==> try-tundra <==
==> flow/design.v <==
module nbyn #(parameter x_coord ='d0,parameter y_coord='d0,X=2,Y=2,data_width=32, x_size=1, y_size=1,total_width=(x_size+y_size+data_width),sw_no=X*Y)  
(
input wire clk,
input wire rstn,
input wire i_ready_r,
input wire i_ready_t,
input wire i_valid_l,
input wire i_valid_b,
input wire i_valid_pe,
output wire o_ready_l,
output wire o_ready_b,
output reg  o_ready_pe,
output reg o_valid_r,
output reg o_valid_t,
output reg o_valid_pe,
input wire [total_width-1:0] i_data_l,
input wire [total_width-1:0] i_data_b,
input wire [total_width-1:0] i_data_pe,
output reg [total_width-1:0] o_data_r,
output reg [total_width-1:0] o_data_t,
output reg [total_width-1:0] o_data_pe
);
wire leftToPe;
wire bottomToPe;
wire peTope;
reg  leftToRight;
reg leftToTop;
reg bottomToRight;
reg bottomToTop;
wire peToTop;
wire peToRight;
assign  o_ready_l = 1'b1;
assign  o_ready_b = 1'b1;
assign leftToPe = ((i_data_l[x_size-1:0]==x_coord) & (i_data_l[x_size+y_size-1:x_size]==y_coord) & i_valid_l);
always @(*)
begin
    if(i_valid_l)
    begin
        if(i_data_l[x_size-1:0]!=x_coord)
        begin
            leftToTop = 1'b0;
            leftToRight = 1'b1;
        end
        else if(i_data_l[x_size+y_size-1:x_size]!=y_coord)
        begin
            leftToTop   = 1'b1;
            leftToRight = 1'b0;
        end
        else
        begin
            leftToTop   = 1'b0;
            leftToRight = 1'b0;
        end
    end
    else
    begin
         leftToTop = 1'b0;
         leftToRight = 1'b0;
    end
end
always @(*)
begin
    if(i_valid_b)
    begin
        if(i_data_b[x_size+y_size-1:x_size]!=y_coord)
        begin
            bottomToTop   = 1'b1;
            bottomToRight = 1'b0;
        end
        else if(i_data_b[x_size-1:0]!=x_coord)
        begin
            bottomToTop = 1'b0;
            bottomToRight = 1'b1;
        end
        else
        begin
            bottomToTop   = 1'b0;
            bottomToRight = 1'b0;
        end
    end
    else
    begin
         bottomToTop = 1'b0;
         bottomToRight = 1'b0;
    end
end
assign bottomToPe = ((i_data_b[x_size-1:0]==x_coord) & (i_data_b[x_size+y_size-1:x_size]==y_coord) & i_valid_b);
assign peTope = ((i_data_pe[x_size-1:0]==x_coord) & (i_data_pe[x_size+y_size-1:x_size]==y_coord) & i_valid_pe & o_ready_pe);
assign peToRight = ((i_data_pe[x_size-1:0]!=x_coord) & i_valid_pe & o_ready_pe);
assign peToTop = (~peToRight & (i_data_pe[x_size+y_size-1:x_size]!=y_coord) & i_valid_pe & o_ready_pe);
always @(*)
begin
	if((~leftToRight & ~leftToTop) | (~bottomToTop & ~bottomToRight))
	begin
		o_ready_pe = 1'b1;
	end
	else
	begin
		o_ready_pe = 1'b0;
	end
end
always @(posedge clk)
begin
	if(!rstn)
		o_valid_r <=1'b0;
	if(bottomToRight) 
	begin
		o_data_r  <= i_data_b;
		o_valid_r <= 1'b1;
	end
	else if(leftToTop)
	begin
		if(bottomToTop)
		begin
			o_data_r <= i_data_b;
			o_valid_r <= 1'b1;
		end
		else if(peToTop|peToRight)
		begin
			o_data_r <= i_data_pe;
			o_valid_r <= 1'b1;
		end
		else if(bottomToPe & peTope)
		begin
			o_data_r <= i_data_b;
			o_valid_r <= 1'b1;
		end
		else
			o_valid_r <= 1'b0;
	end
	else if(peToTop)
	begin
		if(bottomToTop)
		begin
			o_data_r  <= i_data_b;
			o_valid_r <= 1'b1;
		end
		else if(leftToRight)
		begin
			o_data_r  <= i_data_l;
			o_valid_r <= 1'b1;
		end
		else if(bottomToPe & leftToPe)
		begin
			o_data_r  <= i_data_l;
			o_valid_r <= 1'b1;
		end
		else
			o_valid_r <= 1'b0;
	end
	else if(leftToPe & bottomToPe)
	begin
		o_data_r  <= i_data_l;
		o_valid_r <= 1'b1;
	end
	else if(leftToPe & peTope)
	begin
		o_data_r <= i_data_l;
		o_valid_r <= 1'b1;
	end
	else if(leftToRight)
	begin
		o_data_r  <= i_data_l;
		o_valid_r <= 1'b1;
	end
	else if(peToRight)
	begin
		o_data_r <=i_data_pe;
		o_valid_r <=1'b1;
	end
	else
	begin
		o_valid_r <=1'b0;
	end
end
always @(posedge clk)
begin
	if(!rstn)
		o_valid_t <= 1'b0;
	else if(bottomToRight) 
	begin
		if(leftToRight|leftToTop)
		begin
			o_data_t <= i_data_l;
			o_valid_t <= 1'b1;
		end
		else if(peToRight|peToTop)  
		begin
			o_data_t <= i_data_pe;
			o_valid_t <= 1'b1;
		end
		else if(leftToPe & peTope)
		begin
			o_data_t <= i_data_l;
			o_valid_t <= 1'b1;
		end
		else
			o_valid_t <= 1'b0;
	end
	else if(leftToTop)
	begin
		o_data_t <= i_data_l;
		o_valid_t <= 1'b1;
	end
	else if(peToTop)
	begin
		o_data_t  <= i_data_pe;
		o_valid_t <= 1'b1;
	end
	else if(leftToRight)
	begin
		if(bottomToTop)
		begin
			o_data_t <= i_data_b;
			o_valid_t <= 1'b1;
		end
		else if(peToRight)
		begin
			o_data_t <= i_data_pe;
			o_valid_t <= 1'b1;
		end
		else if(bottomToPe & peTope)
		begin
			o_data_t <= i_data_b;
			o_valid_t <= 1'b1;
		end
		else
			o_valid_t <= 1'b0;
	end
	else if(leftToPe & bottomToPe) 
	begin
		if(peToRight|peToTop)
		begin
			o_data_t <= i_data_pe;
			o_valid_t <= 1'b1;
		end
		else if(peTope)
		begin
			o_data_t <= i_data_b;
			o_valid_t <= 1'b1;
		end
		else
			o_valid_t <= 1'b0;
	end
	else if(bottomToPe & peTope)
	begin
		o_data_t <= i_data_b;
		o_valid_t <= 1'b1;
	end
	else if(bottomToTop)
	begin
		o_data_t <=i_data_b;
		o_valid_t <=1'b1;
	end
	else if(peToTop)
	begin
		o_data_t <= i_data_pe;
		o_valid_t <= 1'b1;
	end
	else
		o_valid_t <= 1'b0;
end
always @(posedge clk)
begin
	if(!rstn)
		o_valid_pe <= 1'b0; 
	else if(peTope)
	begin
		o_data_pe <= i_data_pe;
		o_valid_pe <=1'b1;
	end
	else if(bottomToPe)
	begin
		o_data_pe  <= i_data_b;
		o_valid_pe <= 1'b1;
	end
	else if(leftToPe)
	begin
		o_data_pe <= i_data_l;
		o_valid_pe <= 1'b1;
	end
	else
		o_valid_pe <=1'b0;
end
endmodule
module openNocTop #(parameter X=2,Y=2,data_width=32, x_size=1, y_size=1,total_width=(x_size+y_size+data_width),sw_no=X*Y)
(
input wire clk,
input wire rstn,
input wire [(X*Y)-1:0] r_valid_pe,
input wire [(total_width*X*Y)-1:0] r_data_pe,
output wire [(X*Y)-1:0] r_ready_pe,
output wire [(X*Y)-1:0] w_valid_pe,
output wire [(total_width*X*Y)-1:0] w_data_pe
);
wire  r_ready_r[X*Y-1:0];
wire  r_ready_t[X*Y-1:0];
wire  r_valid_l[X*Y-1:0];
wire  r_valid_b[X*Y-1:0];
wire  w_ready_l[X*Y-1:0];
wire  w_ready_b[X*Y-1:0];
wire  w_valid_r[X*Y-1:0];
wire  w_valid_t[X*Y-1:0];
wire [total_width-1:0]  w_data_r[X*Y-1:0];
wire [total_width-1:0]  w_data_t[X*Y-1:0];
generate
genvar x, y; 
for (x=0;x<X;x=x+1) begin:xs
   for (y=0; y<Y; y=y+1) begin:ys
      if(x==0 & y==0)
	     begin: instnce
		     nbyn #(.x_coord(x),.y_coord(y),.X(X),.Y(Y),.data_width(data_width), .x_size(x_size), .y_size(y_size),.total_width(total_width))
			   nbyn_instance(
			         .clk(clk), 
			         .rstn(rstn),     
                     .i_ready_r(r_ready_r[(y*X)+x]),    
			         .i_ready_t(r_ready_t[(y*X)+x]), 
					 .i_valid_l(w_valid_r[(y*X)+x+X-1]),
					 .i_valid_b(w_valid_t[(y*X)+x+(Y-1)*X]), 
					 .i_valid_pe(r_valid_pe[x+X*y:x+X*y]),
					 .o_ready_l(r_ready_r[(y*X)+x+X-1]),	 
					 .o_ready_b(r_ready_t[(y*X)+x+(Y-1)*X]), 
                     .o_ready_pe(r_ready_pe[x+X*y:x+X*y]),					 
					 .o_valid_r(w_valid_r[y*X+x]),
					 .o_valid_t(w_valid_t[y*X+x]), 
					 .o_valid_pe(w_valid_pe[x+X*y:x+X*y]),
					 .i_data_l(w_data_r[(y*X)+x+X-1]),	
                     .i_data_b(w_data_t[(y*X)+x+(Y-1)*X]), 
                     .o_data_r(w_data_r[y*X+x]),
                     .o_data_t(w_data_t[y*X+x]), 
					 .i_data_pe(r_data_pe[(total_width*x)+(total_width*X*y)+:total_width]),
					 .o_data_pe(w_data_pe[(total_width*x)+(total_width*X*y)+:total_width])
					 );
		 end
       else if(x!=0 & y==0)
	     begin: instnce
              nbyn #(.x_coord(x),.y_coord(y),.X(X),.Y(Y),.data_width(data_width), .x_size(x_size), .y_size(y_size),.total_width(total_width))
			     nbyn_instance(		  
			         .clk(clk), 
			         .rstn(rstn),     
                     .i_ready_r(r_ready_r[(y*X)+x]),     
			         .i_ready_t(r_ready_t[(y*X)+x]),
					 .i_valid_l(w_valid_r[(y*X)+x-1]),		
					 .i_valid_b(w_valid_t[(y*X)+x+(Y-1)*X]),
					 .i_valid_pe(r_valid_pe[x+X*y:x+X*y]),
					 .o_ready_l(r_ready_r[(y*X)+x-1]),		
					 .o_ready_b(r_ready_t[(y*X)+x+(Y-1)*X]),
					 .o_ready_pe(r_ready_pe[x+X*y:x+X*y]),
					 .o_valid_r(w_valid_r[(y*X)+x]),					  
					 .o_valid_t(w_valid_t[(y*X)+x]),
                     .o_valid_pe(w_valid_pe[x+X*y:x+X*y]),					 
					 .i_data_l(w_data_r[(y*X)+x-1]),			
                     .i_data_b(w_data_t[(y*X)+x+(Y-1)*X]),
                     .o_data_r(w_data_r[(y*X)+x]),
                     .o_data_t(w_data_t[(y*X)+x]),
					 .i_data_pe(r_data_pe[(total_width*x)+(total_width*X*y)+:total_width]),
					 .o_data_pe(w_data_pe[(total_width*x)+(total_width*X*y)+:total_width]));
		 end
      else if(x==0 & y!=0 )
	     begin: instnce
		     nbyn #(.x_coord(x),.y_coord(y),.X(X),.Y(Y),.data_width(data_width), .x_size(x_size), .y_size(y_size),.total_width(total_width))
			    nbyn_instance(
			         .clk(clk),   
			         .rstn(rstn),   
                     .i_ready_r(r_ready_r[(y*X)+x]),     
			         .i_ready_t(r_ready_t[(y*X)+x]),
					 .i_valid_l(w_valid_r[(y*X)+x+X-1]),						  
					 .i_valid_b(w_valid_t[(y*X)+x-X]),
                     .i_valid_pe(r_valid_pe[x+X*y:x+X*y]),					 
					 .o_ready_l(r_ready_r[(y*X)+x+X-1]),						  
					 .o_ready_b(r_ready_t[(y*X)+x-X]),
					 .o_ready_pe(r_ready_pe[x+X*y:x+X*y]),
					 .o_valid_r(w_valid_r[(y*X)+x]),						  
					 .o_valid_t(w_valid_t[(y*X)+x]),
					   .o_valid_pe(w_valid_pe[x+X*y:x+X*y]),	
					 .i_data_l(w_data_r[(y*X)+x+X-1]),						 
                     .i_data_b(w_data_t[(y*X)+x-X]),
                     .o_data_r(w_data_r[(y*X)+x]),
                     .o_data_t(w_data_t[(y*X)+x]),
					 .i_data_pe(r_data_pe[(total_width*x)+(total_width*X*y)+:total_width]),
					 .o_data_pe(w_data_pe[(total_width*x)+(total_width*X*y)+:total_width]))
					 ;
		 end		 
      else if(x!=0 & y!=0)
	     begin: instnce
		     nbyn #(.x_coord(x),.y_coord(y),.X(X),.Y(Y),.data_width(data_width), .x_size(x_size), .y_size(y_size),.total_width(total_width))
			    nbyn_instance(
			         .clk(clk),
			         .rstn(rstn),      
                     .i_ready_r(r_ready_r[(y*X)+x]),     
			         .i_ready_t(r_ready_t[(y*X)+x]),
					 .i_valid_l(w_valid_r[(y*X)+x-1]),						  
					 .i_valid_b(w_valid_t[(y*X)+x-X]),
					 .i_valid_pe(r_valid_pe[x+X*y:x+X*y]),	
					 .o_ready_l(r_ready_r[(y*X)+x-1]),						  
					 .o_ready_b(r_ready_t[(y*X)+x-X]),
					 .o_ready_pe(r_ready_pe[x+X*y:x+X*y]),
					 .o_valid_r(w_valid_r[(y*X)+x]),						  
					 .o_valid_t(w_valid_t[(y*X)+x]),
				     .o_valid_pe(w_valid_pe[x+X*y:x+X*y]),
					 .i_data_l(w_data_r[(y*X)+x-1]),						 
                     .i_data_b(w_data_t[(y*X)+x-X]),
                     .o_data_r(w_data_r[(y*X)+x]),
                     .o_data_t(w_data_t[(y*X)+x]),
					 .i_data_pe(r_data_pe[(total_width*x)+(total_width*X*y)+:total_width]),
					 .o_data_pe(w_data_pe[(total_width*x)+(total_width*X*y)+:total_width]));
		    end
	    end
      end			
endgenerate 
endmodule
==> flow/run.sh <==
#!/bin/bash
# the make line also repeats each setting of config.mk as NAME=value (left out here)
make -C /OpenROAD-flow-scripts/flow DESIGN_CONFIG=/design/flow/config.mk WORK_HOME=/design/flow/orfs CLKGATE_MAP_FILE= finish
==> flow/config.mk <==
export PLATFORM = sky130hd
export DESIGN_NAME = openNocTop
export DESIGN_NICKNAME = openNocTop
export VERILOG_FILES = /design/flow/design.v
export SDC_FILE = /design/flow/constraint.sdc
export NUM_CORES = 4
export LEC_CHECK = 0
export ABC_AREA = 0
export CAP_MARGIN = 20
export CELL_PAD_IN_SITES_DETAIL_PLACEMENT = 0
export CORE_ASPECT_RATIO = 0.85
export CORE_MARGIN = 2
export CORE_UTILIZATION = 64
export CTS_CLUSTER_SIZE = 46
export GPL_TIMING_DRIVEN = 1
export SETUP_SLACK_MARGIN = 0.42
export SLEW_MARGIN = 20
export TNS_END_PERCENT = 80
==> flow/constraint.sdc <==
create_clock -name core_clock -period 2.22 [get_ports {clk}]
set_input_delay 0.4440 -clock core_clock [delete_from_list [all_inputs] [get_ports {clk}]]
set_output_delay 0.4440 -clock core_clock [all_outputs]
set_load 0.01 [all_outputs]
==> inputs of try-fjord, as changes to try-tundra <==
CORE_ASPECT_RATIO = 0.92   (was 0.85)
CORE_UTILIZATION = 72   (was 64)
CTS_CLUSTER_SIZE = 79   (was 46)
PLACE_DENSITY_LB_ADDON = 0.0   (was default)
SETUP_SLACK_MARGIN = -0.39   (was 0.42)
==> flow/constraint.sdc (replaced) <==
create_clock -name core_clock -period 5.01 [get_ports {clk}]
set_input_delay 1.0020 -clock core_clock [delete_from_list [all_inputs] [get_ports {clk}]]
set_output_delay 1.0020 -clock core_clock [all_outputs]
set_load 0.01 [all_outputs]
==> inputs of try-amber, as changes to try-tundra <==
ABC_AREA = default   (was 0)
CAP_MARGIN = 25   (was 20)
CELL_PAD_IN_SITES_DETAIL_PLACEMENT = 1   (was 0)
CORE_ASPECT_RATIO = default   (was 0.85)
CORE_UTILIZATION = 70   (was 64)
CTS_CLUSTER_SIZE = 40   (was 46)
GPL_TIMING_DRIVEN = 0   (was 1)
MAX_ROUTING_LAYER = met5   (was default)
PLACE_DENSITY_LB_ADDON = 0.11   (was default)
SETUP_SLACK_MARGIN = 0.69   (was 0.42)
TNS_END_PERCENT = 85   (was 80)
==> flow/constraint.sdc (replaced) <==
create_clock -name core_clock -period 6.94 [get_ports {clk}]
set_input_delay 1.3880 -clock core_clock [delete_from_list [all_inputs] [get_ports {clk}]]
set_output_delay 1.3880 -clock core_clock [all_outputs]
set_load 0.01 [all_outputs]
==> inputs of try-zinc, as changes to try-tundra <==
ABC_AREA = 1   (was 0)
CELL_PAD_IN_SITES_DETAIL_PLACEMENT = default   (was 0)
CORE_ASPECT_RATIO = default   (was 0.85)
CORE_UTILIZATION = 63   (was 64)
CTS_CLUSTER_SIZE = default   (was 46)
GPL_TIMING_DRIVEN = default   (was 1)
SETUP_SLACK_MARGIN = default   (was 0.42)
TNS_END_PERCENT = default   (was 80)
==> flow/constraint.sdc (replaced) <==
create_clock -name core_clock -period 2.3 [get_ports {clk}]
set_input_delay 0.4600 -clock core_clock [delete_from_list [all_inputs] [get_ports {clk}]]
set_output_delay 0.4600 -clock core_clock [all_outputs]
set_load 0.01 [all_outputs]
==> notes <==
Against try-fjord, the design area of try-zinc is larger by about 40%.
In synthesized cell count, try-amber and try-fjord do not differ.
Against try-zinc, the clock-buffer cell count of try-fjord is higher by 10.
try-tundra aborted during 5_1_grt with GRT-0232. try-fjord went through all stages and came out clean. try-amber stopped in 3_5_place_dp (DPL-0033). try-zinc produced a layout that fails on setup timing.
Between try-zinc and try-fjord, the lower worst setup slack is in try-zinc (gap 1200 ps).
